--- flow/design.v ---
module PC(
	input CLK,
	input RST,
	input EN,
	input [15:0] NEXT,
	output reg [15:0] ADDR
);
always @(posedge CLK) begin
	if (RST)
		ADDR <= 16'd0;
	else if (EN)
		ADDR <= NEXT;
end
endmodule
module DECODER(
	input [15:0] COMMAND,
	output reg [3:0] CAL,
	output reg [1:0] MODE,
	output reg [7:0] IM,
	output reg [3:0] REG_A,
	output reg [3:0] REG_B,
	output reg [3:0] REG_O,
	output reg [1:0] REG_O_TYPE,
	output reg [1:0] JUMP_MODE,  
	output reg REG_WRITE,
	output reg [1:0] SEL,  
	output reg MEM_WRITE,
	output reg INOUT_FLAG
);
always @* begin
	CAL = 4'b0000;
	MODE = 2'b10;
	IM = 8'd0;
	REG_A = 4'd0;
	REG_B = 4'd0;
	REG_O = 4'd0;
	REG_O_TYPE = 2'b11;
	JUMP_MODE = 2'b11;
	REG_WRITE = 1'b0;
	SEL = 2'b00;
	MEM_WRITE = 1'b0;
	INOUT_FLAG = 1'b0;
	if (COMMAND[15] == 1) begin
		CAL[3] = 1'b0;
		CAL[2:0] = COMMAND[14:12];
		MODE = 2'b00;
		IM = COMMAND[7:0];
		REG_A = COMMAND[11:8];
		SEL = 2'b10;
		REG_WRITE = 1;
	end
	else if (COMMAND[14] == 1) begin
		CAL = COMMAND[13:10];
		if (COMMAND[9:8] == 2'b00) begin
			MODE = 2'b00;
			REG_A = COMMAND[7:4];
			REG_B = COMMAND[3:0];
			SEL = 2'b00;
			REG_WRITE = 1;
		end
		else if (COMMAND[9:8] == 2'b01) begin
			MODE = 2'b01;
			REG_A = COMMAND[7:4];
			REG_B = COMMAND[3:0];
			SEL = 2'b00;
			REG_WRITE = 0;
		end
		else if (COMMAND[9:8] == 2'b10) begin
			MODE = 2'b10;
			REG_O_TYPE = COMMAND[13:12];
			INOUT_FLAG = COMMAND[11];
			REG_O = COMMAND[7:4];
			REG_A = COMMAND[3:0];
			SEL = 2'b01;
			REG_WRITE = 1;
		end
		else begin
			MODE = 2'b11;
			REG_A = COMMAND[7:4];
			REG_B = COMMAND[3:0];
			SEL = 2'b00;
			REG_WRITE = COMMAND[10];
			MEM_WRITE = ~COMMAND[10];
		end
	end
	else if (COMMAND[12] == 1) begin
		if (COMMAND[7:4] == 4'b0000) begin
			CAL = 4'b0000;
			MODE = 2'b10;
			SEL = 2'b11;
			JUMP_MODE = COMMAND[9:8];
			if (COMMAND[3:0] == 4'b0000) begin
				REG_A = 4'd12;
				REG_B = 4'd13;
			end
			else begin
				REG_A = 4'd14;
				REG_B = 4'd15;
			end
			REG_WRITE = 0;
		end
		else if (COMMAND[7:4] == 4'b0001) begin
			CAL = 4'b1011;
			MODE = 2'b00;
			REG_A = COMMAND[3:0];
			IM = 8'b00000000;
			SEL = 2'b10;
			REG_WRITE = 1;
		end
		else if (COMMAND[7:4] == 4'b0010) begin
			CAL = 4'b0000;
			MODE = 2'b10;
			REG_O_TYPE = 2'b10;
			REG_O = COMMAND[3:0];
			SEL = 2'b01;
			REG_WRITE = 0;
			JUMP_MODE = 2'b10;
		end
	end
end
endmodule
module REG_DC (
	input CLK,
	input EN,
	input [127:0] REG_R,
	input [1:0] SEL,
	input [3:0] REG_A_ADDR,
	input [3:0] REG_B_ADDR,
	input [3:0] REG_O_ADDR,
	input [7:0] IM,
	output reg [7:0] REG_A,
	output reg [7:0] REG_B
 );
 wire [7:0] REG_A_VALUE = REG_R[REG_A_ADDR*8 +: 8];
 wire [7:0] REG_B_VALUE = REG_R[REG_B_ADDR*8 +: 8];
 always @(posedge CLK) begin
	if (EN) begin
		case (SEL)
			2'b00: begin
				REG_A <= REG_A_VALUE;
				REG_B <= REG_B_VALUE;
			end
			2'b01: begin
				REG_A <= {4'b0000, REG_O_ADDR};
				REG_B <= 8'd0;
			end
			2'b10: begin
				REG_A <= REG_A_VALUE;
				REG_B <= IM;
			end
			2'b11: begin
				REG_A <= {4'b0000, REG_B_ADDR};
				REG_B <= 8'd0;
			end
		endcase
	end
 end
 endmodule
module ALU(
	input CLK,
	input RST,
	input EN,
	input KILL,
	input [7:0] IN_A,
	input [7:0] IN_B,
	input [3:0] CAL,
	input [1:0] MODE,
	output [7:0] OUT,
	output C_OUT,
	output reg F_OUT
);
reg [8:0] RESULT;
assign C_OUT = RESULT[8];
assign OUT = RESULT[7:0];
wire C_IN = RESULT[8];
always @(posedge CLK) begin
	if (RST) begin
		RESULT <= 9'd0;
		F_OUT <= 1'b0;
	end
	else if (EN) begin
		if (KILL) begin
			RESULT <= 9'd0;
			F_OUT <= 1'b0;
		end
		else begin
			case (MODE)
				2'b00: begin
					case (CAL)
						4'b0000: RESULT <= IN_A + IN_B;
						4'b0001: RESULT <= IN_A - IN_B;
						4'b0010: RESULT <= $signed(IN_A) * $signed(IN_B);
						4'b0011: RESULT <= IN_A << IN_B;
						4'b0100: RESULT <= IN_A >> IN_B;
						4'b0101: RESULT <= IN_A & IN_B;
						4'b0110: RESULT <= IN_A | IN_B;
						4'b0111: RESULT <= IN_A ^ IN_B;
						4'b1000: RESULT <= $unsigned(IN_A) * $unsigned(IN_B);
						4'b1001: RESULT <= IN_A + IN_B + C_IN;
						4'b1010: RESULT <= IN_A - IN_B - C_IN;
						4'b1011: RESULT <= ~IN_A;
						default: RESULT <= 9'b000000000;
					endcase
					F_OUT <= 0;
				end
				2'b01: begin
					case (CAL)
						4'b0000: F_OUT <= IN_A == IN_B;
						4'b0001: F_OUT <= IN_A != IN_B;
						4'b0010: F_OUT <= IN_A < IN_B;
						4'b0011: F_OUT <= IN_A > IN_B;
						4'b0100: F_OUT <= IN_A <= IN_B;
						4'b0101: F_OUT <= IN_A >= IN_B;
						default: F_OUT <= 0;
					endcase
					RESULT <= 9'b000000000;
				end
				default: begin
					F_OUT <= 0;
					RESULT <= {1'b0, IN_A};
				end
			endcase
		end
	end
end
endmodule
module MEM(
	input CLK,
	input EN,
	input KILL,
	input [7:0] REG_A,
	input [7:0] REG_B,
	input [7:0] ADDR,
	input [1:0] MODE,
	input MEM_WRITE,
	output reg [7:0] Q
);
reg [7:0] MEM [255:0];
always @(posedge CLK) begin
	if (EN) begin
		if (MODE == 2'b11) begin
			if (MEM_WRITE) begin
				if (!KILL)
					MEM[REG_B] <= REG_A;
			end
			else
				Q <= MEM[REG_B];
		end
		else
			Q <= ADDR;
	end
end
endmodule
module REG_WB(
	input CLK,
	input RST,
	input EN,
	input REG_WRITE,
	input F_FLAG,
	input INOUT_FLAG,
	input [7:0] INT_FLAG_OUT,
	input [15:0] PC,
	input [3:0] REG_A_ADDR,
	input [1:0] MODE,
	input [1:0] JUMP_MODE,
	input [1:0] REG_O_TYPE,
	input [7:0] DATA,
	input [31:0] INPUT,
	output reg [15:0] NEXT,
	output [127:0] REG_R_OUT,
	output [63:0] REG_IO_OUT,
	output [63:0] REG_INT_FLAG_OUT,
	output INT_PROCESS
);
reg [7:0]  REG_R  [15:0];
reg [7:0]  REG_IO [7:0];
reg [23:0] REG_INT [7:0];
reg INT_FLAG;
reg [15:0] INT_PREV_PC;
assign INT_PROCESS = INT_FLAG;
genvar g;
generate
	for (g = 0; g < 16; g = g + 1) begin : gen_r
		assign REG_R_OUT[g*8 +: 8] = REG_R[g];
	end
	for (g = 0; g < 8; g = g + 1) begin : gen_io
		assign REG_IO_OUT[g*8 +: 8] = REG_IO[g];
		assign REG_INT_FLAG_OUT[g*8 +: 8] = REG_INT[g][23:16];
	end
endgenerate
wire [7:0] IO_READ = DATA[2] ? INPUT[DATA[1:0]*8 +: 8] : REG_IO[DATA[2:0]];
integer i;
always @(posedge CLK) begin
	if (RST) begin
		NEXT <= 16'd0;
		INT_FLAG <= 1'b0;
		INT_PREV_PC <= 16'd0;
		for (i = 0; i < 16; i = i + 1)
			REG_R[i] <= 8'd0;
		for (i = 0; i < 8; i = i + 1) begin
			REG_IO[i] <= 8'd0;
			REG_INT[i] <= 24'd0;
		end
	end
	else if (EN) begin
		if ((INT_FLAG_OUT != 8'b0) & !INT_FLAG) begin
			INT_FLAG <= 1;
			if (INT_FLAG_OUT[0])
				NEXT <= REG_INT[0][15:0];
			else if (INT_FLAG_OUT[1])
				NEXT <= REG_INT[1][15:0];
			else if (INT_FLAG_OUT[2])
				NEXT <= REG_INT[2][15:0];
			else if (INT_FLAG_OUT[3])
				NEXT <= REG_INT[3][15:0];
			else if (INT_FLAG_OUT[4])
				NEXT <= REG_INT[4][15:0];
			else if (INT_FLAG_OUT[5])
				NEXT <= REG_INT[5][15:0];
			else if (INT_FLAG_OUT[6])
				NEXT <= REG_INT[6][15:0];
			else
				NEXT <= REG_INT[7][15:0];
			INT_PREV_PC <= PC;
		end
		else if (REG_WRITE) begin
			case (MODE)
				2'b00: REG_R[REG_A_ADDR] <= DATA;
				2'b11: REG_R[REG_A_ADDR] <= DATA;
				2'b10: begin
					REG_IO[4] <= INPUT[7:0];
					REG_IO[5] <= INPUT[15:8];
					REG_IO[6] <= INPUT[23:16];
					REG_IO[7] <= INPUT[31:24];
					case (REG_O_TYPE)
						2'b00: begin
							if (INOUT_FLAG)
								REG_R[REG_A_ADDR] <= IO_READ;
							else
								REG_IO[DATA[2:0]] <= REG_R[REG_A_ADDR];
						end
						2'b01: begin
							if (REG_A_ADDR == 4'd0) begin
								REG_INT[DATA[2:0]][15:8] <= REG_R[12];
								REG_INT[DATA[2:0]][7:0] <= REG_R[13];
							end
							else begin
								REG_INT[DATA[2:0]][15:8] <= REG_R[14];
								REG_INT[DATA[2:0]][7:0] <= REG_R[15];
							end
						end
						2'b10: REG_INT[DATA[2:0]][23:16] <= REG_R[REG_A_ADDR];
						default: ;
					endcase
				end
				default: ;
			endcase
			NEXT <= PC + 16'b1;
		end
		else begin
			case (JUMP_MODE)
				2'b00: begin
					NEXT[15:8] <= REG_R[REG_A_ADDR];
					NEXT[7:0] <= REG_R[DATA[3:0]];
				end
				2'b01: begin
					if (F_FLAG) begin
						NEXT[15:8] <= REG_R[REG_A_ADDR];
						NEXT[7:0] <= REG_R[DATA[3:0]];
					end
					else
						NEXT <= PC + 16'b1;
				end
				2'b10: begin
					NEXT <= INT_PREV_PC;
					INT_FLAG <= 0;
				end
				default: NEXT <= PC + 16'b1;
			endcase
		end
	end
end
endmodule
module INPUT_INT(
	input CLK,
	input RST,
	input EN,
	input [7:0] INPUT,
	input [7:0] REG_INT,
	output reg INT_FLAG
);
reg [7:0] PREV_INPUT;
always @(posedge CLK) begin
	if (RST) begin
		INT_FLAG <= 1'b0;
		PREV_INPUT <= 8'd0;
	end
	else if (EN) begin
		if (REG_INT[1:0] == 2'b01)
			INT_FLAG <= |(~PREV_INPUT & INPUT);
		else if (REG_INT[1:0] == 2'b11)
			INT_FLAG <= |(PREV_INPUT & ~INPUT);
		else
			INT_FLAG <= 0;
		PREV_INPUT <= INPUT;
	end
end
endmodule
module TIMER_INT(
	input CLK,
	input RST,
	input EN,
	input [7:0] REG_INT,
	output reg INT_FLAG
);
reg [5:0] TIMER_COUNT;
reg [9:0] CNT;
wire CLK_TIMER = CNT == 10'd999;
always @(posedge CLK) begin
	if (RST) begin
		INT_FLAG <= 1'b0;
		TIMER_COUNT <= 6'd0;
		CNT <= 10'd0;
	end
	else if (EN) begin
		if (REG_INT[0] & (REG_INT[7:2] == TIMER_COUNT) & CLK_TIMER) begin
			INT_FLAG <= 1;
			TIMER_COUNT <= 6'b0;
		end
		else if (CLK_TIMER) begin
			TIMER_COUNT <= TIMER_COUNT + 6'b1;
		end
		else
			INT_FLAG <= 0;
		if (CNT == 10'd999)
			CNT <= 10'd0;
		else
			CNT <= CNT + 10'd1;
	end
end
endmodule
module AYUMU(
	input CLK,
	input RST,
	input [31:0] INPUT,
	output [31:0] OUTPUT,
	output [15:0] IADDR,
	input [15:0] IDATA
);
reg [4:0] CLKS;
always @(posedge CLK) begin
	if (RST)
		CLKS <= 5'b00001;
	else begin
		case (CLKS)
			5'b00001: CLKS <= 5'b00010;
			5'b00010: CLKS <= 5'b00100;
			5'b00100: CLKS <= 5'b01000;
			5'b01000: CLKS <= 5'b10000;
			5'b10000: CLKS <= 5'b00001;
			default: CLKS <= 5'b00001;
		endcase
	end
end
wire EN_DC  = CLKS[0];
wire EN_EX  = CLKS[1];
wire EN_MEM = CLKS[2];
wire EN_WB  = CLKS[3];
wire EN_FT  = CLKS[4];
reg F_FLAG;
always @(posedge CLK) begin
	if (RST)
		F_FLAG <= 1'b0;
	else if (EN_EX)
		F_FLAG <= F_OUT;
end
wire [15:0] NEXT;
wire [15:0] ADDR;
wire [15:0] COMMAND;
wire [3:0] CAL;
wire [1:0] MODE;
wire [7:0] IM;
wire [3:0] REG_A_ADDR;
wire [3:0] REG_B_ADDR;
wire [3:0] REG_O_ADDR;
wire [1:0] REG_O_TYPE;
wire [1:0] JUMP_MODE;
wire REG_WRITE;
wire [1:0] SEL;
wire MEM_WRITE;
wire INOUT_FLAG;
wire [127:0] REG_R;
wire [63:0] REG_IO;
wire [63:0] REG_INT;
wire [7:0] REG_A;
wire [7:0] REG_B;
wire [7:0] INT_FLAG_OUT;
wire [7:0] ALU_OUT;
wire C_OUT;
wire F_OUT;
wire [7:0] DATA;
wire INT_PROCESS;
wire INT_TAKE = (INT_FLAG_OUT != 8'b0) & !INT_PROCESS;
assign OUTPUT[31:0] = REG_IO[31:0];
assign IADDR = ADDR;
assign COMMAND = IDATA;
PC PC(.CLK(CLK), .RST(RST), .EN(EN_FT), .NEXT(NEXT), .ADDR(ADDR));
DECODER DECODER(.COMMAND(COMMAND), .CAL(CAL), .MODE(MODE), .IM(IM), .REG_A(REG_A_ADDR), .REG_B(REG_B_ADDR),
															 .REG_O(REG_O_ADDR), .REG_O_TYPE(REG_O_TYPE), .JUMP_MODE(JUMP_MODE), .REG_WRITE(REG_WRITE),
															 .SEL(SEL), .MEM_WRITE(MEM_WRITE), .INOUT_FLAG(INOUT_FLAG));
REG_DC REG_DC(.CLK(CLK), .EN(EN_DC), .REG_R(REG_R), .SEL(SEL), .REG_A_ADDR(REG_A_ADDR),
													.REG_B_ADDR(REG_B_ADDR), .REG_O_ADDR(REG_O_ADDR), .IM(IM), .REG_A(REG_A), .REG_B(REG_B));
ALU ALU(.CLK(CLK), .RST(RST), .EN(EN_EX), .KILL(INT_TAKE), .IN_A(REG_A), .IN_B(REG_B), .CAL(CAL), .MODE(MODE), .OUT(ALU_OUT), .C_OUT(C_OUT), .F_OUT(F_OUT));
MEM MEM(.CLK(CLK), .EN(EN_MEM), .KILL(INT_TAKE), .REG_A(REG_A), .REG_B(REG_B), .ADDR(ALU_OUT), .MODE(MODE), .MEM_WRITE(MEM_WRITE), .Q(DATA));
REG_WB REG_WB(.CLK(CLK), .RST(RST), .EN(EN_WB), .REG_WRITE(REG_WRITE), .F_FLAG(F_FLAG), .INOUT_FLAG(INOUT_FLAG), .INT_FLAG_OUT(INT_FLAG_OUT), .PC(ADDR), .REG_A_ADDR(REG_A_ADDR), .MODE(MODE),
													  .JUMP_MODE(JUMP_MODE), .REG_O_TYPE(REG_O_TYPE), .DATA(DATA), .INPUT(INPUT), .NEXT(NEXT), .REG_R_OUT(REG_R), .REG_IO_OUT(REG_IO), .REG_INT_FLAG_OUT(REG_INT), .INT_PROCESS(INT_PROCESS));
INPUT_INT INPUT_0(.CLK(CLK), .RST(RST), .EN(EN_WB), .INPUT(INPUT[7:0]), .REG_INT(REG_INT[7:0]), .INT_FLAG(INT_FLAG_OUT[0]));
INPUT_INT INPUT_1(.CLK(CLK), .RST(RST), .EN(EN_WB), .INPUT(INPUT[15:8]), .REG_INT(REG_INT[15:8]), .INT_FLAG(INT_FLAG_OUT[1]));
INPUT_INT INPUT_2(.CLK(CLK), .RST(RST), .EN(EN_WB), .INPUT(INPUT[23:16]), .REG_INT(REG_INT[23:16]), .INT_FLAG(INT_FLAG_OUT[2]));
INPUT_INT INPUT_3(.CLK(CLK), .RST(RST), .EN(EN_WB), .INPUT(INPUT[31:24]), .REG_INT(REG_INT[31:24]), .INT_FLAG(INT_FLAG_OUT[3]));
TIMER_INT TIMER_0 (.CLK(CLK), .RST(RST), .EN(EN_WB), .REG_INT(REG_INT[39:32]), .INT_FLAG(INT_FLAG_OUT[4]));
TIMER_INT TIMER_1 (.CLK(CLK), .RST(RST), .EN(EN_WB), .REG_INT(REG_INT[47:40]), .INT_FLAG(INT_FLAG_OUT[5]));
TIMER_INT TIMER_2 (.CLK(CLK), .RST(RST), .EN(EN_WB), .REG_INT(REG_INT[55:48]), .INT_FLAG(INT_FLAG_OUT[6]));
TIMER_INT TIMER_3 (.CLK(CLK), .RST(RST), .EN(EN_WB), .REG_INT(REG_INT[63:56]), .INT_FLAG(INT_FLAG_OUT[7]));
endmodule
--- flow/run.sh ---
#!/bin/bash
# the make line also repeats each setting of config.mk as NAME=value (left out here)
make -C /OpenROAD-flow-scripts/flow DESIGN_CONFIG=/design/flow/config.mk WORK_HOME=/design/flow/orfs CLKGATE_MAP_FILE= finish
--- flow/config.mk ---
export PLATFORM = sky130hd
export DESIGN_NAME = AYUMU
export DESIGN_NICKNAME = AYUMU
export VERILOG_FILES = /design/flow/design.v
export SDC_FILE = /design/flow/constraint.sdc
export NUM_CORES = 4
export LEC_CHECK = 0
export CAP_MARGIN = 20
export CORE_MARGIN = 2
export CORE_UTILIZATION = 70
export CTS_CLUSTER_DIAMETER = 353
export CTS_CLUSTER_SIZE = 21
export PLACE_DENSITY_LB_ADDON = 0.01
export SETUP_SLACK_MARGIN = 1.14
export SLEW_MARGIN = 40
--- flow/constraint.sdc ---
create_clock -name core_clock -period 3.83 [get_ports {CLK}]
set_input_delay 0.7660 -clock core_clock [delete_from_list [all_inputs] [get_ports {CLK}]]
set_output_delay 0.7660 -clock core_clock [all_outputs]
set_load 0.01 [all_outputs]
==> out/notes.md, run 1 <==
The number of buffers on the longest clock path came out at 3. sky130_fd_sc_hd__edfxtp_1 takes more of the synthesized area than any other cell. The total power divided by cell area works out to 504 mW/mm^2.

The first detailed-routing pass ran for 7 iterations. In the routed design, unresolved DRC markers number 0. The tools report the capturing point of the worst reg2reg path as ALU.RESULT[8]$_SDFFE_PP0P_. Number of cells on the worst reg-to-reg path: 17.

After synthesis the netlist holds a flip-flop and latch count of 2,609. The depth of the worst hold-timing path came out at 2. In the post-synthesis netlist, the biggest area contributors are sky130_fd_sc_hd__edfxtp_1, sky130_fd_sc_hd__mux4_2, sky130_fd_sc_hd__dfxtp_1, sky130_fd_sc_hd__nor2_1, sky130_fd_sc_hd__mux2i_1. Dividing the detail-routed wire length by the instance count gives 33.3 um. The most frequent cell after synthesis is sky130_fd_sc_hd__edfxtp_1. The clock insertion delay at the later pin of the skew report was 850 ps. The flow reports an fmax of 232 MHz. Summing internal, switching and leakage power gives 66.1 mW. According to the floorplan log, the row count is 147.

The run gives -487 ps as the final worst slack. The count of clock tree sinks is 2,609. The timing report gives the biggest stage delay along the critical path as 520 ps.

The cell-mix breakdown from Yosys lists the XOR/XNOR area share as 1.02%. For this design, Yosys synthesis ends with a cell count of 6,659. The floorplan report gives the top-level pin count as 98. The number of DRC markers after the initial detailed-route iteration is 11,200. Critical hold path startpoint: RST.

Share of power burned in registers: 50.1%. During synthesis, Yosys emitted a total of 9 warnings. The global route stage reports its total congestion overflow as 0. Worst setup path endpoint: ALU.RESULT[8]$_SDFFE_PP0P_. The timing report notes that buffer and inverter cells on the critical path total 4.

Walking the worst path, the cells encountered are buf_4, buf_4, nand2_1, fa_1, buf_4, fa_1, fa_1, fa_1, inv_2, ha_4, a21oi_4, xnor2_2, xnor2_1, xnor2_1, a31oi_1, o221a_2, a41oi_2. Cells fill 81.9% of the core in the end. Buffers inserted to repair hold after CTS numbered 0. Yosys mapped a number of flops with a built-in enable equal to 2,428. Per the synthesis report, the number of distinct cell types is 109. The power report lists cell-internal power as 46.8 mW.

With the transition time at the pin with the least slew margin at 1040 ps, the CTS H-tree depth is 4. The logs give 9 for the initial antenna violation count and 0.122 mm^2 for the placement-stage cell area. The most used flip-flop cell after synthesis is sky130_fd_sc_hd__edfxtp_1. For the share of power burned in combinational logic, the log shows 25.4%. Setup repair after global routing could not meet its margin everywhere. Clock-pin slew of the registers on the worst-case setup and hold paths: 120 ps. The run gives 16.8 mW as the power consumed by combinational cells. The category of the worst setup path capture point is a flop. Per the OpenROAD power report, switching power amounts to 19.3 mW. The run gives 43.8 nW as the leakage power total. The hold slack came out at 235 ps.

For reference, compound AND-OR and OR-AND cells occupy 3.65% of the area reported after synthesis. The main logic family after synthesis was multiplexers. The most numerous cell type found on the critical path is sky130_fd_sc_hd__fa_1.

Buffers inserted during clock tree synthesis total 142. The share of the Yosys chip area taken by registers is 67.9%. After synthesis, the mean cell area works out to 16.9 um^2. The share of synthesized cell area in full adder, half adder and majority cells came out at 1.35%. Synthesis produced a netlist with a net count of 6,811.

The area fraction in and, or, nand and nor cells is 6.40%, and the overall routed net length is 327,000 um. Counting pins that exceed their max-slew limit in the final report gives 0. The count of endpoints failing hold in the final timing report is 0. TritonCTS built the clock tree.

CTS root buffer: sky130_fd_sc_hd__clkbuf_16. In this run the layout check failures are setup timing. By count the netlist is led by sky130_fd_sc_hd__edfxtp_1, sky130_fd_sc_hd__nor2_1, sky130_fd_sc_hd__mux4_2, sky130_fd_sc_hd__mux2i_1, sky130_fd_sc_hd__nand2_1.

The power drawn by the sequential cells is 33.1 mW, and the global placement routability congestion is 0.988. Across the routed clock network, the largest skew measured is 52.9 ps. Per the OpenROAD floorplan log, the area of the core is 0.160 mm^2. The final critical delay including setup and external delays works out to 4320 ps. The worst path uses 113% of the clock period. Type of element launching the critical path: a flop.

The floorplan step set the die height to 405 um. Synthesis produced 6,659 cells. The run gives 0.113 mm^2 for the synthesized cell area. At the worst endpoint, the arrival time is 5100 ps.

Global routing consumed, over all layers together, 39.5% of the routing resources. Hold analysis lists the worst path endpoint as F_FLAG$_SDFFE_PP0P_. The critical path depth was 17.

The detail route stage leaves a number of antenna-violating nets equal to 0. For flop-to-flop paths, the worst setup slack is -490 ps. In this run the worst hold path is classified as input port to flop.

Family with the most delay on the worst path: adder cells. Per the synth stats, the proportion of register bits with asynchronous set or reset is 0%. Per the slew report, the remaining headroom to the max-slew limit stands at 30.7%. The total clock network power was 16.2 mW; the number of vias in the routed layout was 69,400. The data required time at the worst endpoint came out at 4620 ps. Per STA, the startpoint of the critical path is REG_DC.REG_A[3]$_DFFE_PP_. The first global-routing pass estimated 464,000 um of wire. The x dimension of the die is 405 um, and the layout-stage area growth over the synthesis result is 16.4%. The critical path is of the flop to flop type.

The run gives 0.113 mm^2 as the synthesis area per yosys. The average via count per standard cell works out to 7.07. The run gives 7,767 for the number of nets in the finished design. Entering global routing, the biggest net connects 209 pins.

For the sum of negative setup slack, the log shows -1070 ps. In this run the tool buffered the top-level ports with 97 buffer cells. Largest power group: sequential cells. Of the total power, the share spent switching nets is 29.2%. The report shows a maximum critical-path fanout of 4. The floorplan step defined a die boundary enclosing 0.164 mm^2.

The run gives 64.7% for the fraction of post-synthesis cell area in the top cell type by area. The run gives 17.2% for the multiplexer share of the synthesized area. The logs give 199,000 um for the sum of net half-perimeters after detailed placement and 4 for the number of setup violations in the final report.

With the via count of the first global-routing pass at 68,100, the highest ir drop seen on vdd is 510 uV. The slowest stage of the critical path belongs to the cell sky130_fd_sc_hd__fa_1. The share of total power dissipated in the clock network is 24.6%.

With the number of warnings the tools reported at 72, the max-capacitance violation count is 0. The run gives 0.131 mm^2 as the final design area excluding fillers. The flow ran to the end, but the layout failed its checks. For the starting density of the core, the log shows 70.3%. Worst reg2reg path startpoint: REG_DC.REG_A[3]$_DFFE_PP_.
-- per-stage QoR --
step / worst slack [ps] / std cells
finish: -487 / 9828
global placement: -467 / 9394
CTS: -465 / 9735
floorplan: -4070 / 6659
detailed placement: -584 / 9395
global route: -620 / 9826
-- layout make-up --
type | instances | area, um^2
diodes | 2 | 5.00
repair buffers | 1212 | 12000
flip-flops and latches | 2609 | 76600
clock buffers | 180 | 3700
inverters | 151 | 568
fillers | 7764 | 29100
clock inverters | 15 | 270
multi-input cells | 3499 | 35300
well taps | 2160 | 2700
-- routing by layer --
metal / vias up / part of all wire, % / track usage, %
li1: 28000 / - / -
met1: 34900 / 33 / 52.9
met2: 5511 / 48 / 62.4
met3: 1057 / 12 / 8.81
met4: 6 / 6.2 / 19.2
met5: - / 0.024 / 0
-- timing repair --
action / in CTS / in global routing
setup buffers: 121 / 86
hold endpoints to repair: 0 / 0
cloned: 24 / 2
pin swaps: 71 / 107
resized: 386 / 291
endpoints found under the setup margin: 2782 / 2352
==> run 2, diff against run 1 <==
Settings changed: CELL_PAD_IN_SITES_DETAIL_PLACEMENT set to 0, CORE_MARGIN 2 to 3, CORE_UTILIZATION 70 to 72, CTS_CLUSTER_DIAMETER 353 to unset, CTS_CLUSTER_SIZE 21 to 13, MAX_ROUTING_LAYER set to met4, MIN_ROUTING_LAYER set to met1, PLACE_DENSITY_LB_ADDON 0.01 to unset, SETUP_SLACK_MARGIN 1.14 to 0.81, SLEW_MARGIN 40 to 20, TNS_END_PERCENT set to 100.
==> run 2 against run 1 <==
  * The run now fails in 5_1_grt
  * Die size shrank 1.8%
  * Synthesized area stayed put
  * Synthesized cell count unchanged
==> out/notes.md, run 2 <==
The flip-flop and latch count after synthesis works out to 2,609. The portion of the post-synthesis area used by sequential elements was 67.9%; the x dimension of the die was 402 um. The number of different library cells used by synthesis comes to 109. After floorplanning, the die was sized to cover 0.161 mm^2. In the synthesized netlist, the number of instances is 6,659. The main flop type was sky130_fd_sc_hd__edfxtp_1. The main area contributors are sky130_fd_sc_hd__edfxtp_1, sky130_fd_sc_hd__mux4_2, sky130_fd_sc_hd__dfxtp_1, sky130_fd_sc_hd__nor2_1, sky130_fd_sc_hd__mux2i_1.

With the sum of net half-perimeters after detailed placement at 204,000 um, the share of synthesized cell area in full adder, half adder and majority cells is 1.35%. The run gives 72.8% for the starting density of the core. Summing every instance area after synthesis gives 0.113 mm^2.

The portion of synthesized area spent on multiplexers is 17.2%. The cell-mix breakdown from Yosys lists the XOR/XNOR area share as 1.02%. Counting the buffers created by CTS gives 274. The number of nets at floorplan is 6,811, and the number of core rows is 144.

Post-synthesis, Yosys gives the total cell area as 0.113 mm^2. In this run the biggest area consumer among cell types represents 64.7% of the synthesized area. Measured along the y axis, the die boundary spans 402 um. For the CTS H-tree depth, the log shows 5. In this run the deepest clock path goes through 4 buffers. The tool reported: "[ERROR DPL-0033] detailed placement checks failed during check placement". CTS root buffer: sky130_fd_sc_hd__clkbuf_16. In this run, the synthesized area fraction spent on and/or/nand/nor cells is recorded as 6.40%. Per the synth stats, the proportion of register bits with asynchronous set or reset is 0%.

The area fraction in compound gates after synthesis was 3.65%. The run stopped with a tool error. The number of cells in the design after placement was 9,287; the core region area was 0.155 mm^2.

For this design, Yosys synthesis ends with a cell count of 6,659. For reference, the post-synthesis area per instance comes to 16.9 um^2. Timing analysis after detailed placement gives a worst setup slack of -690 ps. After its last routability iteration, the placer logged a weighted congestion of 1.03. The leading area contributor after synthesis was sky130_fd_sc_hd__edfxtp_1. The CTS log lists the clock sinks for this run as 2,609.

Sorting the synthesized cells by how often they occur yields sky130_fd_sc_hd__edfxtp_1, sky130_fd_sc_hd__nor2_1, sky130_fd_sc_hd__mux4_2, sky130_fd_sc_hd__mux2i_1, sky130_fd_sc_hd__nand2_1. The number of warning messages in the yosys log was 9. Pin placement for this block handled 98 I/O pins. Among all cell types in the netlist, the one instantiated most often is sky130_fd_sc_hd__edfxtp_1. The number of buffer cells added on primary ports is 97.

The main logic family after synthesis is multiplexers. The post-CTS hold buffer count recorded in the log is 0. Once placement finished, the instance area stood at 0.122 mm^2. Yosys mapped a number of flops with a built-in enable equal to 2,428.

The stage where the run came to a stop is 5_1_grt.
run 2: repair_timing:
item	CTS
hold endpoints to repair	0
setup endpoints to repair	658
resized	211
gates cloned	10
setup buffers	64
pin swaps	45
run 2: metrics by stage:
step,hold slack (ps),setup TNS [ps]
after floorplan,436,-663470
after global placement,442,-3870
after detailed placement,449,-4860
after CTS,345,-1770
==> run 3, diff against run 2 <==
Settings changed: CELL_PAD_IN_SITES_DETAIL_PLACEMENT 0 to unset, CORE_MARGIN 3 to 2, CORE_UTILIZATION 72 to 67, CTS_CLUSTER_SIZE 13 to unset, GPL_ROUTABILITY_DRIVEN set to 0, GPL_TIMING_DRIVEN set to 0, HOLD_SLACK_MARGIN set to 0.16, MIN_ROUTING_LAYER met1 to unset, SETUP_SLACK_MARGIN 0.81 to unset, SLEW_MARGIN 20 to 25, TNS_END_PERCENT 100 to unset.
Clock period 3.83 ns to 10.0 ns, I/O delays scaled along.
==> run 3 against run 2 <==
  * The run now finishes clean
  * Synthesized cell count unchanged
  * Die size increased by 6.3%
  * Synthesized area unchanged
==> out/notes.md, run 3 <==
After synthesis, the mean cell area works out to 16.9 um^2. The flip-flop and latch count after synthesis came out at 2,609. The synthesis area per yosys was 0.113 mm^2; the multiplexer share of the synthesized area was 17.2%. For the number of different library cells in the post-synthesis netlist, the log shows 109. In the post-synthesis netlist, the biggest area contributors are sky130_fd_sc_hd__edfxtp_1, sky130_fd_sc_hd__mux4_2, sky130_fd_sc_hd__dfxtp_1, sky130_fd_sc_hd__nor2_1, sky130_fd_sc_hd__mux2i_1. The area fraction in compound gates after synthesis works out to 3.65%. In this run, synthesis inferred 2,428 flip-flops with an integrated enable.

In this run, CTS created clock tree buffers numbering 275. The run gives 66.4 ps for the worst clock skew. The number of warnings the tools reported came out at 44.

Clock tree synthesis selected as its root buffer the cell sky130_fd_sc_hd__clkbuf_16. The tools report the number of warning messages in the yosys log as 9. Setup repair after global routing left no endpoint under its margin.

Yosys reports that the leading cell type by area covers 64.7% of the netlist area. The leakage power total was 41.4 nW. The OpenROAD report gives the critical path a data arrival time of 7340 ps. The endpoint of the worst hold path is reported as REG_WB.INT_PREV_PC[2]$_SDFFE_PP0P_. The worst setup path endpoint is MEM.MEM[217][5]$_DFFE_PP_. The largest individual stage delay along the critical path comes from the cell sky130_fd_sc_hd__nor2_1. Cell repeated most along the worst path: sky130_fd_sc_hd__buf_2.

The layout stage reports a final design area of 0.127 mm^2. Area fraction in and, or, nand and nor cells: 6.40%. For this design, Yosys synthesis ends with a cell count of 6,659.

The main flop type was sky130_fd_sc_hd__edfxtp_1. Compared with the post-synthesis result, the final layout area differs by 12.6%. The placement stage leaves a total instance area of 0.118 mm^2.

In this run, the combinational gates consume 21.5% of the power. The buffer-and-inverter tally for the worst setup path came out at 4. The final max-slew violation count recorded for this run is 0. In this run, power in flip-flops and latches comes to 12.7 mW. Measured along the x axis, the die boundary spans 414 um. Per report_power, the sequential group accounts for 43.9% of the total. Critical hold path startpoint: REG_WB.INT_PREV_PC[2]$_SDFFE_PP0P_.

In this run, power in the clock network comes to 9.99 mW. The first TritonRoute pass finished after 19 iterations. From bottom edge to top edge, the die measures 414 um. For reference, the placement row count at floorplan is 150.

Looking at the reg2reg group, the worst path ends at ALU.RESULT[8]$_SDFFE_PP0P_. The run finished with no timing, DRC or antenna violations. TritonCTS reports the number of clock sinks as 2,609. TritonCTS built the clock tree. The layout has 9,540 filler cells.

The logs give 0 for the hold-fix buffer count after cts and 67,600 for the via count of the first global-routing pass. The clock-pin slew of the registers on the worst-case setup and hold paths is 60 ps. Summed over all layers, the routed wires come to 363,000 um. The run gives 29 for the largest net degree at the start of global routing.

The initial antenna violation count is 12. Critical path startpoint: IDATA[15]. By count the netlist is led by sky130_fd_sc_hd__edfxtp_1, sky130_fd_sc_hd__nor2_1, sky130_fd_sc_hd__mux4_2, sky130_fd_sc_hd__mux2i_1, sky130_fd_sc_hd__nand2_1. The launch point of the worst register-to-register path is recorded as REG_DC.REG_B[1]$_DFFE_PP_. Combinational power for this build is 6.22 mW. For the tightest slew margin relative to the limit, the log shows 17.7%. The tools report the global-route total usage across every layer as 44.0%. The run gives 6790 ps for the final critical delay including setup and external delays. Walking the critical path from launch to capture passes 10 cell instances. The switching share of power works out to 29.1%. The sum of negative setup slack was 0 ps. The share of synthesized cell area in full adder, half adder and majority cells was 1.35%; the synthesized cell area was 0.113 mm^2. The number of cells on the worst reg-to-reg path is 20.

The leading area contributor after synthesis was sky130_fd_sc_hd__edfxtp_1. The total power divided by cell area came out at 227 mW/mm^2. The logs give 69,600 for the number of vias in the routed layout and 3610 ps for the flop-to-flop setup slack. Static timing analysis puts the maximum clock frequency at 147 MHz. The tightest min-delay check is of the flop to flop type. The run gives 0 for the count of endpoints failing hold in the final timing report. The highest ir drop seen on vdd came out at 209 uV. For this run, the post-layout net count is 7,296. During placement, the flow inserted port buffers numbering 92. The starting density of the core was 67.5%. The run gives 0 for the max-capacitance violation count. The number of buffers on the longest clock path was 4; the clock insertion delay at the later pin of the skew report was 960 ps.

The cell-mix breakdown from Yosys lists the XOR/XNOR area share as 1.02%. The die covers 0.171 mm^2. Among cell families on the critical path, the largest total delay comes from simple AND/OR/NAND/NOR gates. For the I/O pin count, the log shows 98.

The final timing summary puts the cycle share of the worst path at 67.9%. Per STA, the worst path is made up of clkdlybuf4s50_1, nor2b_1, buf_2, nand3_1, nor3b_1, and3_1, buf_2, nand4_1, clkbuf_1, nor2_1. When the netlist entered floorplanning its net count stood at 6,811. The logs give 10,550 ps for the data required time at the worst endpoint and 28.9 mW for the total power. Looking at the critical path, the highest net fanout was 10.

The number of setup buffers added after CTS is 0. The script extracted a net switching power of 8.40 mW. Of the total power, the clock network draws 34.6%.

The first routing iteration left 11,900 violations. The finished layout reports a core utilization of 76.0%. The startpoint-to-endpoint class of the critical path is input port to flop.

The worst stage delay on the critical path came out at 990 ps. Per the detail_route report, vias per standard cell equal 7.29. The remaining global-route overflow is 0, and the internal power consumption is 20.5 mW. For this run, asynchronously set or reset flops after synthesis account for 0%. The tools report the category of the worst setup path capture point as a flop. Hold timing on the final database bottoms out at a slack of 466 ps. Nets still carrying antenna violations after routing amount to 0. Portion of the post-synthesis area used by sequential elements: 67.9%.

The largest power group was sequential cells. STA classifies the critical path startpoint as an input port. By area, the combinational part of the netlist is dominated by multiplexers. The script logs the mean routed wire length per placed instance as 37.9 um.

The CTS H-tree depth came out at 5. Looking at the gate-level netlist, the highest instance count belongs to sky130_fd_sc_hd__edfxtp_1. The first global-routing pass estimated 507,000 um of wire. Depth of the worst hold-timing path: 2. The final timing report counts setup violations totalling 0. The transition time recorded at the tightest slew-check pin is 1230 ps. According to the dpl log, the detail-placed design has an HPWL of 254,000 um. For this run, design rule violations remaining after detail routing come to 0. In the synthesized netlist, the number of instances is 6,659. The floorplan step defined a core boundary enclosing 0.167 mm^2. Once the clock tree was built, the resizer swapped 0 gates to a different size.
run 3: routing by layer:
layer | wire length, um | global-route usage, %
met1 | 116000 | 53.8
met2 | 162000 | 63.4
met3 | 50100 | 13.0
met4 | 34400 | 31.7
met5 | 0 | -
run 3: through the flow:
stage                     setup WS (ps)  std cells
after detailed placement           2730       9071
final                              3210       9555
after global routing               3280       9552
after floorplan                    1830       6659
after CTS                          3650       9541
after global placement            -2840       8955
run 3: cell type report:
type	instances	area (um^2)	area share (%)
diodes	14	35.0	0.0276
clock buffers	361	7500	5.91
multi-input cells	3497	33500	26.4
inverters	151	567	0.447
plain buffers	402	2260	1.78
well taps	2204	2760	2.17
clock inverters	109	1020	0.801
repair buffers	208	2780	2.19
flip-flops and latches	2609	76500	60.3
==> run 4, diff against run 3 <==
Settings changed: ABC_AREA set to 1, CELL_PAD_IN_SITES_DETAIL_PLACEMENT set to 1, CELL_PAD_IN_SITES_GLOBAL_PLACEMENT set to 1, CORE_ASPECT_RATIO set to 0.95, CTS_CLUSTER_DIAMETER set to 189, HOLD_SLACK_MARGIN 0.16 to 0.25, MIN_ROUTING_LAYER set to met1, SLEW_MARGIN 25 to 30.
Clock period 10.0 ns to 8.14 ns, I/O delays scaled along.
==> run 4 against run 3 <==
  * The run now fails in 4_1_cts
  * Die size is 1.8% higher
  * Synthesized area is 1.8% higher
  * Synthesized cell count is 62% higher
==> out/notes.md, run 4 <==
For this configuration, the core starts out at a cell density of 67.2%. For reference, full adder, half adder and majority cells occupy 1.33% of the area reported after synthesis. The portion of synthesized area spent on multiplexers is 0.00873%. The run stopped with a tool error. The post-placement cell area is 0.121 mm^2.

Per the OpenROAD floorplan log, the width of the die is 429 um. The die outline height was 407 um. Dividing the synthesized area by the synthesized cell count gives 10.6 um^2. The fraction of post-synthesis cell area in the top cell type by area works out to 63.6%. For this run, asynchronously set or reset flops after synthesis account for 0%. The sum of net half-perimeters after detailed placement was 404,000 um.

The area fraction in and, or, nand and nor cells is 15.7%. The synthesis area per yosys came out at 0.115 mm^2. The stage at which the run stopped is 4_1_cts.

Post-synth the commonest register cell is sky130_fd_sc_hd__edfxtp_1. The first error in the log reads "[ERROR DPL-0033] detailed placement checks failed during check placement". The run gives 2,428 for the number of enable-type register cells in the synthesized netlist.

The floorplan step defined a die boundary enclosing 0.175 mm^2. The core region area came out at 0.171 mm^2. Looking at area per cell type in the netlist, the leader is sky130_fd_sc_hd__edfxtp_1.

Yosys reported a register bit count of 2,609. Per the synthesis report, the XOR/XNOR share of the synthesized area is 0.374%. By count the netlist is led by sky130_fd_sc_hd__edfxtp_1, sky130_fd_sc_hd__nor2_1, sky130_fd_sc_hd__nand2_1, sky130_fd_sc_hd__o21ai_0, sky130_fd_sc_hd__nand3_1. The number of nets in the synthesized netlist is 11,000. Warnings reported by Yosys during synthesis add up to 9. In this run the cell area of the synthesized design comes to 0.115 mm^2.

In the Yosys report, the sequential cells make up 66.7% of the chip area. The main logic family after synthesis was simple AND/OR/NAND/NOR gates. The number of core rows was 148; the number of buffer cells added on primary ports was 94. The synthesis report lists the most area-consuming cells as sky130_fd_sc_hd__edfxtp_1, sky130_fd_sc_hd__o21ai_0, sky130_fd_sc_hd__nor2_1, sky130_fd_sc_hd__nand2_1, sky130_fd_sc_hd__nand3_1. The synthesized netlist contains 59 unique library cells. The area fraction in compound gates after synthesis came out at 11.9%. Counting every instance in the synthesized netlist gives 10,800.

According to the I/O placement log, the pin count is 98. The synth_stat.txt file lists the number of cells as 10,800. Among all cell types in the netlist, the one instantiated most often is sky130_fd_sc_hd__edfxtp_1.
## run 4: metrics by stage
stage / std cells / setup slack (ps) / setup TNS, ps
3_3_place_gp: 13200 / -3780 / -43700
3_5_place_dp: 13300 / 358 / 0
2_1_floorplan: 10800 / 620 / 0
==> run 5, diff against run 4 <==
Settings changed: ABC_AREA 1 to unset, CELL_PAD_IN_SITES_DETAIL_PLACEMENT 1 to unset, CELL_PAD_IN_SITES_GLOBAL_PLACEMENT 1 to unset, CORE_ASPECT_RATIO 0.95 to unset, CORE_UTILIZATION 67 to 40, CTS_CLUSTER_DIAMETER 189 to unset, GPL_ROUTABILITY_DRIVEN 0 to unset, GPL_TIMING_DRIVEN 0 to unset, HOLD_SLACK_MARGIN 0.25 to unset, MAX_ROUTING_LAYER met4 to unset, MIN_ROUTING_LAYER met1 to unset, SLEW_MARGIN 30 to 20.
Clock period 8.14 ns to 10.0 ns, I/O delays scaled along.
==> run 5 against run 4 <==
  * The run now finishes clean
  * Synthesized area shrank 1.8%
  * Synthesized cell count shrank 38%
  * Die size grew 64%
==> out/notes.md, run 5 <==
The run finished with no timing, DRC or antenna violations. Wire length of the first global-routing pass: 447,000 um. The area fraction in compound gates after synthesis was 3.65%. TritonCTS built the clock tree. Number of design rule violations left after detail routing: 0.

In this run, the number of DRC markers left after iteration 0 of detailed routing was 7,752. At the pin with the least slew margin, the transition time is 1160 ps. The synthesis stat section lists a flop and latch total of 2,609. The logs give 36.8% for the proportion of power drawn by the clock network and 5.14 mW for the power consumed by combinational cells. The report puts the cell count of the worst reg-to-reg path at 19.

The run gives 10 as the initial antenna violation count. After clock tree synthesis, the flow added hold-fix buffers numbering 0. The global-route track usage on met3 is 4.17%, and the final standard cell utilization of the core is 45.2%.

For the remaining global-route overflow, the log shows 0. The worst setup path endpoint was MEM.MEM[64][6]$_DFFE_PP_. For the number of nets at floorplan, the log shows 6,811.

In the post-synthesis netlist, the biggest area contributors are sky130_fd_sc_hd__edfxtp_1, sky130_fd_sc_hd__mux4_2, sky130_fd_sc_hd__dfxtp_1, sky130_fd_sc_hd__nor2_1, sky130_fd_sc_hd__mux2i_1. CTS root buffer: sky130_fd_sc_hd__clkbuf_16. The arrival time of data at the worst endpoint is listed as 7200 ps. Looking at area per cell type in the netlist, the leader is sky130_fd_sc_hd__edfxtp_1. The run gives 149 MHz for the achievable frequency. Summing all multiplexer cells gives an area fraction of 17.2%.

Per the synth stats, the proportion of register bits with asynchronous set or reset is 0%. Global routing's busiest layer: met2. The main flop type is sky130_fd_sc_hd__edfxtp_1. The via count of the first global-routing pass was 62,100; the number of standard cells reported by yosys was 6,659. The type of element launching the critical path is an input port. The share of total power dissipated in sequential elements is 45.0%. The critical path is of the input port to flop type. The logs give 870 ps for the clock insertion delay at the later pin of the skew report and 0.113 mm^2 for the synthesized cell area. The share of the clock period used by the worst path was 67.3%; the final critical delay including setup and external delays was 6730 ps.

The switching share of power is 27.5%, and the worst stage delay on the critical path is 1080 ps. The global routing report lists met2 layer usage as 33.2%. The synthesized netlist cell count came out at 6,659. The critical path runs through a total of 7 cells. The switching power summed over all nets was 7.77 mW; the CTS H-tree depth was 5. The synthesis stats list as the most numerous cell sky130_fd_sc_hd__edfxtp_1. For reference, the final report shows the max-slew violation count at 0. The tool warning count for the run is 72. Using the TritonRoute via totals, the vias-per-cell ratio works out to 5.87. The top cell type by area accounts for 64.7% of the synthesized area. The share of power burned in combinational logic is 18.2%.

On met1, the global router reports a usage of 30.3%. For the flop-to-flop setup slack, the log shows 4200 ps. The cell that appears most often on the critical path is sky130_fd_sc_hd__nand3_1.

The run gives 81.9 ps as the worst clock skew. The largest power group was sequential cells. The report lists the cells along the critical path as clkdlybuf4s50_1, nor2b_1, nand3_1, nor3b_1, and3_2, nand3_1, nor2_1.

The buffer-and-inverter tally for the worst setup path came out at 1. In the power breakdown, the internal column shows 20.5 mW. The run gives 1.35% for the share of synthesized cell area in full adder, half adder and majority cells. The family with the most delay on the worst path was simple AND/OR/NAND/NOR gates. Critical path startpoint: IDATA[14]. IR analysis of the VDD net gives a maximum drop of 172 uV. According to the floorplan report, the die height is 535 um.

The number of clock buffers added by TritonCTS is 281. Once detail routing completed, the nets flagged for antenna violations numbered 0. Setup violations remaining at the end of the flow were counted as 0.

The clock-pin slew of the registers on the worst-case setup and hold paths is 60 ps, and the number of buffer cells added on primary ports is 97. Looking at the clock tree report, the maximum root-to-sink buffer count equals 4. The synthesis report lists the Yosys warning total as 9.

Adding up every negative setup slack in the final design gives 0 ps. 98 I/O pins were placed. The number of different library cells in the post-synthesis netlist came out at 109. With the top fanout value on the critical path at 26, the power drawn by the sequential cells is 12.7 mW. The area recorded from the Yosys report for this design is 0.113 mm^2.

STA classifies the critical path endpoint as a flop. Setup slack on the worst path after placement came out at 2510 ps. In the Yosys report, the sequential cells make up 67.9% of the chip area. The report gives the cell count of the worst hold path as 2.

Dividing the detail-routed wire length by the instance count gives 29.2 um. Counting flops with a built-in enable in the synthesized netlist gives 2,428. Total global-route track usage over all layers is 21.4%.

With the cell resize tally after clock tree synthesis at 0, the number of core rows is 194. The commonest cells after synthesis are sky130_fd_sc_hd__edfxtp_1, sky130_fd_sc_hd__nor2_1, sky130_fd_sc_hd__mux4_2, sky130_fd_sc_hd__mux2i_1, sky130_fd_sc_hd__nand2_1. The overall die size recorded for this design is 0.286 mm^2.

Compared with the post-synthesis result, the final layout area differs by 12.2%. Entering global routing, the biggest net connects 198 pins. The tools report the final worst slack as 3270 ps. For the worst reg-to-reg path, the endpoint reported by OpenROAD is ALU.RESULT[8]$_SDFFE_PP0P_. The cell-mix breakdown from Yosys lists the XOR/XNOR area share as 1.02%. Dividing total power by cell area gives a power density of 223 mW/mm^2. Across all layers, the routed design uses 62,900 vias.

The run gives 2,609 for the count of clock tree sinks. The tools report the count of endpoints failing hold in the final timing report as 0. The floorplan step records an initial core utilization of 40.3%.

The class of the tightest hold or removal check is flop to flop. The critical hold path startpoint was REG_WB.INT_PREV_PC[11]$_SDFFE_PP0P_. The tightest slew margin relative to the limit is 22.7%. X dimension of the die: 535 um. The slowest stage of the critical path is the sky130_fd_sc_hd__clkdlybuf4s50_1 cell.

The leakage power in the latest report is 40.1 nW. In this run the mean area of a mapped cell was 16.9 um^2. After detailed routing, the total wire length is 312,000 um. The core region area came out at 0.280 mm^2.

In this run, power in the clock network comes to 10.4 mW. In this run, the synthesized area fraction spent on and/or/nand/nor cells is recorded as 6.40%. Max-capacitance violation count: 0. In the final design database the tool counted 6,916 nets. Among the non-sequential cells, multiplexers take the most area. The run gives 5 as the number of detailed-routing iterations run before antenna repair. Setup repair after global routing left no endpoint under its margin. Looking at the hold checks, the worst path lands on REG_WB.INT_PREV_PC[11]$_SDFFE_PP0P_.

The data required time at the worst endpoint is 10,470 ps, and the global placement routability congestion is 0.935. The tools report the worst reg2reg path startpoint as REG_DC.REG_B[0]$_DFFE_PP_. The number of setup buffers added after CTS is 0. Detailed placement ended at an HPWL of 197,000 um.
[run 5: cell type report]
type	instances	area, um^2
antenna	2	5.00
clock buffer	354	7550
clock inverter	145	1570
fill	23800	153000
inverter	151	567
multi-input combinational	3497	33400
sequential	2609	76600
tap	3724	4660
timing repair buffer	224	2090
[run 5: routing by layer]
metal,wire (um),part of all wire (%)
met5,62,0.020
met4,10900,3.5
met3,28600,9.2
met2,144000,46
met1,129000,41
[run 5: through the flow]
| stage | hold WS [ps] | total power, mW | std cells | area [um^2] |
|---|---|---|---|---|
| 3_5_place_dp | 449 | 18.1 | 10200 | 117000 |
| 5_1_grt | 479 | 29.1 | 10700 | 126000 |
| 3_3_place_gp | 441 | 18.0 | 10200 | 117000 |
| 2_1_floorplan | 436 | 16.3 | 6659 | 113000 |
| 4_1_cts | 457 | 28.4 | 10700 | 126000 |
| 6_report | 457 | 28.3 | 10700 | 126000 |
==> run 6, diff against run 5 <==
Settings changed: ABC_AREA set to 1, CAP_MARGIN 20 to 10, CORE_UTILIZATION 40 to 72, CTS_CLUSTER_SIZE set to 73, HOLD_SLACK_MARGIN set to -0.08.
Clock period 10.0 ns to 4.62 ns, I/O delays scaled along.
==> run 6 against run 5 <==
  * Still clean
  * Clock skew is 24 ps lower
  * Critical path depth is 14 higher
  * Register-to-register slack worse by 3900 ps
  * Sequential power is 110% higher
  * Routed wire length is 17% higher
  * Sequential share of layout area is 0.92 points lower
  * First-iteration DRC count is 120% higher
==> out/notes.md, run 6 <==
The run finished with no timing, DRC or antenna violations. The main logic family after synthesis is simple AND/OR/NAND/NOR gates. The wire length of the first global-routing pass was 538,000 um; the die outline height was 403 um. Multiplexer cells account for 0.00873% of the synthesized area. TritonRoute output was used to compute an average wire per cell of 27.4 um. Per the synthesis report, the dominant area consumer among library cells is sky130_fd_sc_hd__edfxtp_1. The largest net degree at the start of global routing is 218, and the number of enable-type register cells in the synthesized netlist is 2,428. The run gives 1.33% for the share of synthesized cell area in full adder, half adder and majority cells. The area used by multi-input combinational logic came out at 0.0339 mm^2. The power report attributes to the clock group a share of 31.9%. In this run, power in the clock network comes to 19.8 mW. Endpoint with the worst hold slack: REG_WB.INT_PREV_PC[0]$_SDFFE_PP0P_. The tools report the worst reg2reg path startpoint as REG_DC.REG_A[1]$_DFFE_PP_. Along the worst hold path, the cell count comes to 2. The synthesized cell area was 0.115 mm^2.

The logs give 5040 ps for the data arrival time at the worst-slack endpoint and 12,800 for the number of cells in the design after placement. Per the breakdown, switching nets consume 32.4% of all power. The run gives 57.8 ps as the worst clock skew. The synthesis report lists the most area-consuming cells as sky130_fd_sc_hd__edfxtp_1, sky130_fd_sc_hd__o21ai_0, sky130_fd_sc_hd__nor2_1, sky130_fd_sc_hd__nand2_1, sky130_fd_sc_hd__nand3_1. The run gives 72.4% as the starting density of the core.

According to the dpl log, the detail-placed design has an HPWL of 216,000 um. In the synthesized netlist the async set-or-reset flop fraction comes to 0%. Hold timing on the final database bottoms out at a slack of 457 ps.

The synthesized-area fraction occupied by xor and xnor cells was 0.374%; the top fanout value on the critical path was 15. In this run the tightest slew margin relative to its limit is 11.3%. The largest power group is sequential cells.

Leakage power total: 45.4 nW. The worst VDD IR drop from the latest analysis is 544 uV. In this run the standard cell core region covers 0.158 mm^2. The clock-pin slew of the registers on the worst-case setup and hold paths was 70 ps. With the synthesis area per yosys at 0.115 mm^2, the number of cells on the worst reg-to-reg path is 21. The H-tree generated during clock tree synthesis spans 4 levels.

Summed over all nets, the switching power comes to 20.1 mW. The final layout report lists a filler cell count of 8,429. In this design, the largest share of critical-path delay is due to adder cells.

The most frequently used library cell after synthesis is sky130_fd_sc_hd__edfxtp_1. The run gives 0 as the max-capacitance violation count. For the internal power consumption, the log shows 41.9 mW. The number of core rows is 146. After synthesis, the largest area contributor takes up 63.6% of total cell area. The number of clock buffers added by TritonCTS is 241.

Across all layers, the routed design uses 92,200 vias. The wire length recorded after detailed routing is 364,000 um. Of the total power, registers draw 44.0%. The critical hold path startpoint is REG_WB.INT_PREV_PC[0]$_SDFFE_PP0P_. For the number of detailed-routing iterations run before antenna repair, the log shows 7. The critical path contains buffers and inverters numbering 4 combined. With the data required time at the worst endpoint at 5340 ps, the total power divided by cell area is 483 mW/mm^2. The total power was 62.0 mW.

The number of different library cells in the post-synthesis netlist is 59, and the flip-flop and latch count after synthesis is 2,609. Global routing used 44.2% of the available tracks across all layers. The worst setup path endpoint is ALU.RESULT[8]$_SDFFE_PP0P_. For the initial antenna violation count, the log shows 15.

The final timing report lists a hold violation count of 0. The number of design rule violations left after detail routing was 0; the number of nets at floorplan was 11,000. The worst setup path is launched from a flop. STA classifies the critical path endpoint as a flop.

The synthesized netlist devotes 15.7% of its cell area to simple gates. The run gives 1330 ps for the transition time at the pin with the least slew margin. The area taken by sequential standard cells is reported as 0.0766 mm^2.

The power drawn by the sequential cells came out at 27.3 mW. In this run the count of I/O pins placed on the die edge is 98. STA reports the tightest min-delay check as being of type flop to flop.

Summed over all failing endpoints, the final setup total negative slack is 0 ps. The worst register-to-register path ends at ALU.RESULT[8]$_SDFFE_PP0P_. The horizontal die dimension reported for this design is 403 um.

In this run the full chip footprint comes out at 0.163 mm^2. The tools report the setup fix buffers added after clock tree synthesis as 0. The run gives 10.6 um^2 for the average cell area after synthesis. The tools report the final standard cell utilization of the core as 81.1%.

The layout-stage area growth over the synthesis result came out at 11.9%. Listed in order, past its start point the critical path passes buf_4, nand2_1, inv_1, fa_1, fa_1, inv_1, fa_1, fa_1, inv_2, ha_4, nand2_1, nand2_1, a21oi_2, xor2_1, nand3b_1, nand3_1, nand2_1, nor2_1, nand2_1, nand2_1, a21oi_1. The share of the clock period used by the worst path is 93.4%, and the global placement routability congestion is 0.991. Once detail routing completed, the nets flagged for antenna violations numbered 0.

The average via count per standard cell is 6.93. For this run, the number of standard cells in the final layout without fillers is 13,300. The run gives 24.0% as the share of power burned in combinational logic.

Setup slack on the worst reg-to-reg path comes out at 310 ps. Of the total synthesized cell area, the portion taken by AND-OR and OR-AND cells is 11.9%. Sorting the synthesized cells by how often they occur yields sky130_fd_sc_hd__edfxtp_1, sky130_fd_sc_hd__nor2_1, sky130_fd_sc_hd__nand2_1, sky130_fd_sc_hd__o21ai_0, sky130_fd_sc_hd__nand3_1. For this run, the post-layout net count is 11,100. TritonCTS built the clock tree. The timing report gives the biggest stage delay along the critical path as 550 ps. The main flop type was sky130_fd_sc_hd__edfxtp_1.

The critical path startpoint is REG_DC.REG_A[1]$_DFFE_PP_. In the synthesized netlist, the number of instances is 10,800. The via count of the first global-routing pass is 87,500, and the clock insertion delay at the later pin of the skew report is 910 ps. The final timing report lists a max-slew violation count of 0. Timing would allow up to 232 MHz. The worst setup path is of the flop to flop kind. The number of warning messages in the yosys log is 9, and the final critical delay including setup and external delays is 4310 ps. Per Yosys stat, the portion of area used by sequential elements is 66.7%.

The tools report the number of DRC markers after the initial detailed-route iteration as 17,300. In this design, the critical path's most frequently occurring cell is sky130_fd_sc_hd__nand2_1. The synthesized netlist was found by Yosys to have 10,800 cells.

Number of buffers on the longest clock path: 3. The tree is rooted in a sky130_fd_sc_hd__clkbuf_16. The final timing report counts setup violations totalling 0.

The power consumed by combinational cells is 14.9 mW. For the remaining global-route overflow, the log shows 0. The number of warnings the tools reported is 118. The timing report lists the critical path depth as 21 cells. The CTS log lists the clock sinks for this run as 2,609.

The number of buffer cells added on primary ports works out to 97. Slowest library cell on the worst path: sky130_fd_sc_hd__fa_1.
[run 6: metal layers]
layer	track usage (%)	part of all wire, %	vias to the layer above
met1	59.4	33	42800
li1	-	-	38700
met3	12.0	15	1715
met2	67.0	45	8851
met5	0	0.059	-
met4	22.4	6.4	18
[run 6: metrics by stage]
step / setup WS (ps) / cell area [um^2]
after floorplan: -2640 / 115000
after global placement: 252 / 121000
after detailed placement: 211 / 121000
after CTS: 276 / 128000
after global routing: -2.85 / 128000
final: 306 / 128000
[run 6: cell type report]
| class | count | share of cell area (%) |
|---|---|---|
| Multi-Input combinational cell | 7006 | 26.4 |
| Clock buffer | 303 | 4.97 |
| Clock inverter | 149 | 1.07 |
| Timing Repair Buffer | 645 | 4.42 |
| Inverter | 494 | 1.47 |
| Antenna cell | 12 | 0.0234 |
| Tap cell | 2072 | 2.02 |
| Sequential cell | 2609 | 59.6 |
[run 6: repair_timing]
action,in CTS,in global routing
hold buffers,0,0
endpoints found under the setup margin,0,5
gates resized,0,4
==> run 7, diff against run 6 <==
Settings changed: ABC_AREA 1 to unset, CAP_MARGIN 10 to 20, CORE_UTILIZATION 72 to 68, CTS_CLUSTER_SIZE 73 to unset, HOLD_SLACK_MARGIN -0.08 to unset, SETUP_SLACK_MARGIN set to 1.5.
Clock period 4.62 ns to 5.67 ns, I/O delays scaled along.
==> run 7 against run 6 <==
  * Largest cell class unchanged
  * Register-to-register slack improved by 850 ps
  * Critical endpoint unchanged
  * Sequential cell count unchanged
  * Still clean
  * Non-clock buffer count down 256
  * Critical path depth shrank 4
  * Clock power decreased by 13%
  * Clock-buffer cell count increased by 17
  * Clock skew increased by 35 ps
==> out/notes.md, run 7 <==
The run finished with no timing, DRC or antenna violations. After detailed routing, the number of vias per cell comes to 7.04. For this run, the slowest stage of the critical path takes 580 ps. In the CTS report, the clock slew at the register clock pins of the worst setup and hold paths is listed as 70 ps. The run gives 0 for the count of endpoints failing hold in the final timing report. Yosys printed 9 warnings.

Worst reg2reg path startpoint: REG_DC.REG_A[1]$_DFFE_PP_. Transition time at the pin with the least slew margin: 1410 ps. The x dimension of the die came out at 411 um.

The final timing summary puts the cycle share of the worst path at 79.6%. STA classifies the critical path startpoint as a flop. The synthesized cell area was 0.113 mm^2. Setup repair after global routing could not meet its margin everywhere. For the number of setup violations in the final report, the log shows 0. Once layout is complete, the utilization of the core stands at 76.5%. The initial antenna violation count was 11.

The die outline height works out to 411 um. The script computed a power per unit cell area of 390 mW/mm^2. After synthesis, flip-flops and latches occupy 67.9% of the total area.

The analysis attributes to cell leakage a power of 40.7 nW. The tools report the CTS root buffer as sky130_fd_sc_hd__clkbuf_16. Most frequent cell after synthesis: sky130_fd_sc_hd__edfxtp_1. The core region area was 0.165 mm^2; the share of synthesized cell area in full adder, half adder and majority cells was 1.35%.

The detailed placer reported the number of placed instances as 8,771. The worst hold path terminates at REG_WB.INT_PREV_PC[15]$_SDFFE_PP0P_. In this design, the critical path's most frequently occurring cell is sky130_fd_sc_hd__fa_1. According to the timing report, the data required time at the worst endpoint equals 6480 ps. The logs give 5.51% for the tightest slew margin relative to the limit and 0 for the max-slew violation total from the final report. The logs give 0 for the max-capacitance violation count and 309,000 um for the overall routed net length. Counting buffers and inverters, the worst setup path is 17 cells deep. No sink is reached through more buffers than the 4 on the longest clock path. TritonRoute output was used to compute an average wire per cell of 33.3 um.

The skew report gives the latency at the later pin of the worst-skew pair as 950 ps. Static timing analysis puts the maximum clock frequency at 221 MHz. TritonCTS built the clock tree. The buffer-and-inverter tally for the worst setup path is 4. The cell-mix breakdown from Yosys lists the simple-gate area share as 6.40%.

Entering global routing, the biggest net connects 105 pins. The global routing report lists combined usage of all routing layers as 37.1%. The run gives 0.973 as the global placement routability congestion. The depth of the worst hold-timing path is 2.

The group that draws the most power in this run is sequential cells. STA reports a reg2reg setup slack of 1150 ps. The chip area line in the Yosys stat output reads 0.113 mm^2. Combinational cells account for 19.2% of the total power.

98 I/O pins were placed. Per the synthesis report, the single largest cell type by area occupies 64.7% of cell area. The layout has 9,041 filler cells. The run gives 11.9% for the layout-stage area growth over the synthesis result. The switching component of the power was reported as 13.6 mW. In this run the VDD rail shows a maximum IR drop of 453 uV. The flow reports power dissipated in combinational cells as 9.45 mW. The synthesized instance count is 6,659.

After detailed routing, the number of remaining DRC violations is 0. The number of detailed-routing iterations run before antenna repair was 6. The run gives 65,100 for the via count of the first global-routing pass.

Per the post-synthesis report, the nets total 6,811. The final critical delay including setup and external delays came out at 4520 ps. Synthesis inferred 2,609 register bits.

The family with the most delay on the worst path is adder cells. The run gives 450,000 um for the wire length of the first global-routing pass. The number of buffer cells added on primary ports was 97. The cell sequence reported for the critical path is clkinvlp_4, buf_6, nor2_4, inv_1, fa_1, fa_1, fa_1, fa_1, inv_2, ha_4, a21oi_2, xnor2_1, xnor2_1, xnor2_1, a31oi_1, o221a_2, a41oi_2. The finished design was reported to have a net count of 7,075. The final design area excluding fillers was 0.126 mm^2.

The number of buffers created by CTS was 275. The worst setup path endpoint is ALU.RESULT[8]$_SDFFE_PP0P_. The flow reports power dissipated in sequential cells as 22.5 mW.

The synthesis run shows the most used standard cells to be sky130_fd_sc_hd__edfxtp_1, sky130_fd_sc_hd__nor2_1, sky130_fd_sc_hd__mux4_2, sky130_fd_sc_hd__mux2i_1, sky130_fd_sc_hd__nand2_1. In the post-synthesis netlist, the biggest area contributors are sky130_fd_sc_hd__edfxtp_1, sky130_fd_sc_hd__mux4_2, sky130_fd_sc_hd__dfxtp_1, sky130_fd_sc_hd__nor2_1, sky130_fd_sc_hd__mux2i_1. The CTS H-tree depth was 5. The synthesis report names the predominant flop master as sky130_fd_sc_hd__edfxtp_1.

The cell type that accounts for the most area after synthesis is sky130_fd_sc_hd__edfxtp_1. The run gives 35.7 mW for the internal power consumption. The run gives 6,659 for the number of standard cells reported by yosys. Fraction of synthesis flops using an asynchronous set or reset pin: 0%.

Main logic family after synthesis: multiplexers. The worst register-to-register path depth is 17. The tools report the count of clock tree sinks as 2,609.

Across all hold checks on the routed design, the worst slack comes to 459 ps. For the data arrival time at the worst-slack endpoint, the log shows 5330 ps. With the starting density of the core at 68.4%, the final worst slack is 1150 ps. The placed instances occupy a cell area of 0.116 mm^2. The run gives 149 for the number of core rows.

The final timing report lists clock skew as 92.6 ps. The chip occupies 0.169 mm^2. The proportion of power drawn by the clock network was 35.2%; the number of warnings the tools reported was 61. The run gives 65,400 for the number of vias in the routed layout.

The tools report the critical path startpoint as REG_DC.REG_A[1]$_DFFE_PP_. The remaining global-route overflow was 0. In this run, flip-flops and latches consume 45.7% of the power. In this run the remaining antenna-violating nets after routing total 0. Startpoint-to-endpoint class of the critical path: flop to flop. The tools report the sum of net half-perimeters after detailed placement as 190,000 um. The run gives 9,292 as the number of standard cells in the final layout excluding fillers. The number of different library cells in the post-synthesis netlist is 109. The tools report the category of the worst setup path capture point as a flop.

The synthesized design contains 2,428 enable-type register cells. With the hold-fix buffer count after cts at 0, the average cell area after synthesis is 16.9 um^2. Summing the areas of all xor and xnor instances in the mapped netlist gives 1.02% of the synthesized area. The critical path maximum fanout is 4. The slowest library cell on the worst path is sky130_fd_sc_hd__fa_1. For the total clock network power, the log shows 17.3 mW. The synthesized netlist devotes 3.65% of its cell area to compound gates.

The switching share of power was 27.5%. Per the timing report, the most critical flop-to-flop path finishes at ALU.RESULT[8]$_SDFFE_PP0P_. The tools report the number of DRC markers after the initial detailed-route iteration as 9,094. The pre-CTS setup check shows a worst slack of 647 ps. The tools report the critical hold path startpoint as REG_WB.INT_PREV_PC[15]$_SDFFE_PP0P_. Class of the tightest hold or removal check: flop to flop. For reference, the mux area share after synthesis is 17.2%.
-- run 7: area by class of cell --
class,instances,area [um^2],share of cell area (%)
clock inverters,132,1150,0.914
diodes,5,12.5,0.00992
well taps,2189,2740,2.17
inverters,151,596,0.472
repair buffers,389,3630,2.88
flip-flops and latches,2609,76600,60.7
clock buffers,320,7200,5.71
multi-input cells,3497,34200,27.1
-- run 7: metal layers --
metal / global-route usage (%) / wire [um]
met4: 17.7 / 17500
met2: 57.7 / 146000
met3: 7.65 / 34400
met1: 51.3 / 111000
met5: 0 / 74
-- run 7: timing repair --
item / CTS / global route
gates cloned: 3 / 0
setup endpoints to repair: 18 / 1195
resized: 63 / 173
buffers inserted: 43 / 18
pin swaps: 17 / 27
-- run 7: metrics by stage --
step,setup TNS [ps],total power [mW]
after floorplan,-11610,28.7
after global placement,0,31.4
after detailed placement,0,31.5
after CTS,0,48.9
after global routing,0,50.4
final,0,49.2
No activity file was given, so power comes from the tool's default toggle rates.
